// matmul_top
module matmul_top
#(
    parameter BITS = 8,
    parameter DIM = 4
)
(
    input clk, rst_n, en,
    input [$clog2(DIM):0] m, n, p,
    input [DIM*DIM*BITS-1:0] mat_a,
    input [DIM*DIM*BITS-1:0] mat_b,
    output [DIM*DIM*BITS-1:0] mat_c,
    output done
);
make LEC_CHECK=0 ABC_AREA=0 CAP_MARGIN=20 CELL_PAD_IN_SITES_DETAIL_PLACEMENT=0 CORE_MARGIN=2 CORE_UTILIZATION=58 GPL_ROUTABILITY_DRIVEN=0 SETUP_SLACK_MARGIN=-0.11 SLEW_MARGIN=20 finish   # period 6.82 ns
run.sh (not shown) runs the stock make flow with config.mk's settings and CLKGATE_MAP_FILE=.
The starting point produced a layout that fails on setup timing.
Then changed:
--- a/flow/config.mk
+++ b/flow/config.mk
@@ -8 +7,0 @@
-export ABC_AREA = 0
@@ -10 +8,0 @@
-export CELL_PAD_IN_SITES_DETAIL_PLACEMENT = 0
@@ -12,3 +10,2 @@
-export CORE_UTILIZATION = 58
-export GPL_ROUTABILITY_DRIVEN = 0
-export SETUP_SLACK_MARGIN = -0.11
+export CORE_UTILIZATION = 72
+export PLACE_DENSITY = 0.8
@@ -15,0 +13 @@
+export TNS_END_PERCENT = 5
==> flow/constraint.sdc (replaced) <==
create_clock -name core_clock -period 8.86 [get_ports {clk}]
set_input_delay 1.7720 -clock core_clock [delete_from_list [all_inputs] [get_ports {clk}]]
set_output_delay 1.7720 -clock core_clock [all_outputs]
set_load 0.01 [all_outputs]
This time the run aborted during 5_1_grt. Area after synthesis is unchanged. Die size shrinks by 19%. Synthesized cell count does not change.
Then changed:
--- a/flow/config.mk
+++ b/flow/config.mk
@@ -10,2 +10,2 @@
-export CORE_UTILIZATION = 72
-export PLACE_DENSITY = 0.8
+export CORE_UTILIZATION = 22
+export PLACE_DENSITY = 0.6
@@ -13 +12,0 @@
-export TNS_END_PERCENT = 5
==> flow/constraint.sdc (replaced) <==
create_clock -name core_clock -period 10.1 [get_ports {clk}]
set_input_delay 2.0200 -clock core_clock [delete_from_list [all_inputs] [get_ports {clk}]]
set_output_delay 2.0200 -clock core_clock [all_outputs]
set_load 0.01 [all_outputs]
Result: The changed run finished clean; area after synthesis is unchanged; die size grows to 3.2 times its value; synthesized cell count is unchanged.

========
Starting RTL as in the previous note.
make LEC_CHECK=0 CAP_MARGIN=20 CORE_MARGIN=2 CORE_UTILIZATION=68 CTS_CLUSTER_DIAMETER=200 CTS_CLUSTER_SIZE=36 MAX_ROUTING_LAYER=met4 SETUP_SLACK_MARGIN=1.64 SLEW_MARGIN=20 finish   # period 5.63 ns
The baseline did not get past global routing.
Change:
Settings changed: CORE_UTILIZATION 68 to 67, CTS_CLUSTER_DIAMETER 200 to unset, SETUP_SLACK_MARGIN 1.64 to unset.
Clock period 5.63 ns to 7.33 ns, I/O delays scaled along.
The changed run aborted during global routing on GRT-0116. Synthesized area stays the same. Synthesized cell count does not change. Die size went up by 1.5%.

========
matmul_top again, from the RTL that the note above started with.
clock: 14.3 ns
lec_check: 0
cap_margin: 5
core_aspect_ratio: 1.22
core_margin: 2
core_utilization: 40
gpl_routability_driven: 0
hold_slack_margin: 0.29
place_density_lb_addon: 0.08
slew_margin: 20
The baseline finished with timing, DRC and antenna clean.
Then changed:
Settings changed: CAP_MARGIN 5 to 20, CORE_ASPECT_RATIO 1.22 to default, GPL_ROUTABILITY_DRIVEN 0 to default, HOLD_SLACK_MARGIN 0.29 to default, PLACE_DENSITY from default to 0.6, PLACE_DENSITY_LB_ADDON 0.08 to default.
Clock period 14.3 ns to 10.1 ns, I/O delays scaled along.
What happened:
- final area increases by 2.7%
- setup slack gets worse by 2.1 ns
- count of clock-buffer cells in the layout increases by 17
- register-to-register slack gets worse by 2.9 ns
- hold slack gets worse by 0.020 ns
- sequential share of layout area decreases by 0.37 points
- core utilization increases by 1.3 points
- sequential power increases by 44%
Then changed:
Settings changed: CORE_UTILIZATION 40 to 63, SETUP_SLACK_MARGIN from default to 1.16.
Clock period 10.1 ns to 8.37 ns, I/O delays scaled along.
After rerunning: Worst setup slack loses 0.27 ns. Cell count went down by 3.8%. Critical path depth grows by 3. Global-route usage goes up by 17 points. Power went up by 38%. Sequential power grows by 22%. Design area climbs by 6.8%. First-iteration DRC count came out higher by 56%. Die area came out lower by 36%.
Then changed:
Settings changed: CORE_MARGIN 2 to 6, CORE_UTILIZATION 63 to 17, PLACE_DENSITY 0.6 to default, SETUP_SLACK_MARGIN 1.16 to default.
Clock period 8.37 ns to 11.0 ns, I/O delays scaled along.
The changed run ran to the end with no violations.
Clock skew fell by 0.043 ns.
Cell area drops by a few percent.
Via count came out lower by roughly a tenth.
Clock power decreases by about a fifth.
Clock-buffer cell count goes up by 20.
Total power decreases by well over a third.
Then changed:
Settings changed: CORE_MARGIN 6 to 2, CORE_UTILIZATION 17 to 68, CTS_CLUSTER_SIZE from default to 36.
Clock period 11.0 ns to 7.12 ns, I/O delays scaled along.
The changed run never finished: it broke off in global routing with GRT-0232.
Die area falls by 75%.
Area after synthesis does not change.
Synthesized cell count is unchanged.
Then changed:
Settings changed: CORE_UTILIZATION 68 to 65, CTS_CLUSTER_SIZE 36 to default, PLACE_DENSITY from default to 0.6, SETUP_SLACK_MARGIN from default to -0.55.
Clock period 7.12 ns to 6.84 ns, I/O delays scaled along.
The new run reached the layout checks and failed them: negative setup slack; die size went up by a few percent; synthesized area stays the same; synthesized cell count stays the same.
No activity file was given, so power comes from the tool's default toggle rates.
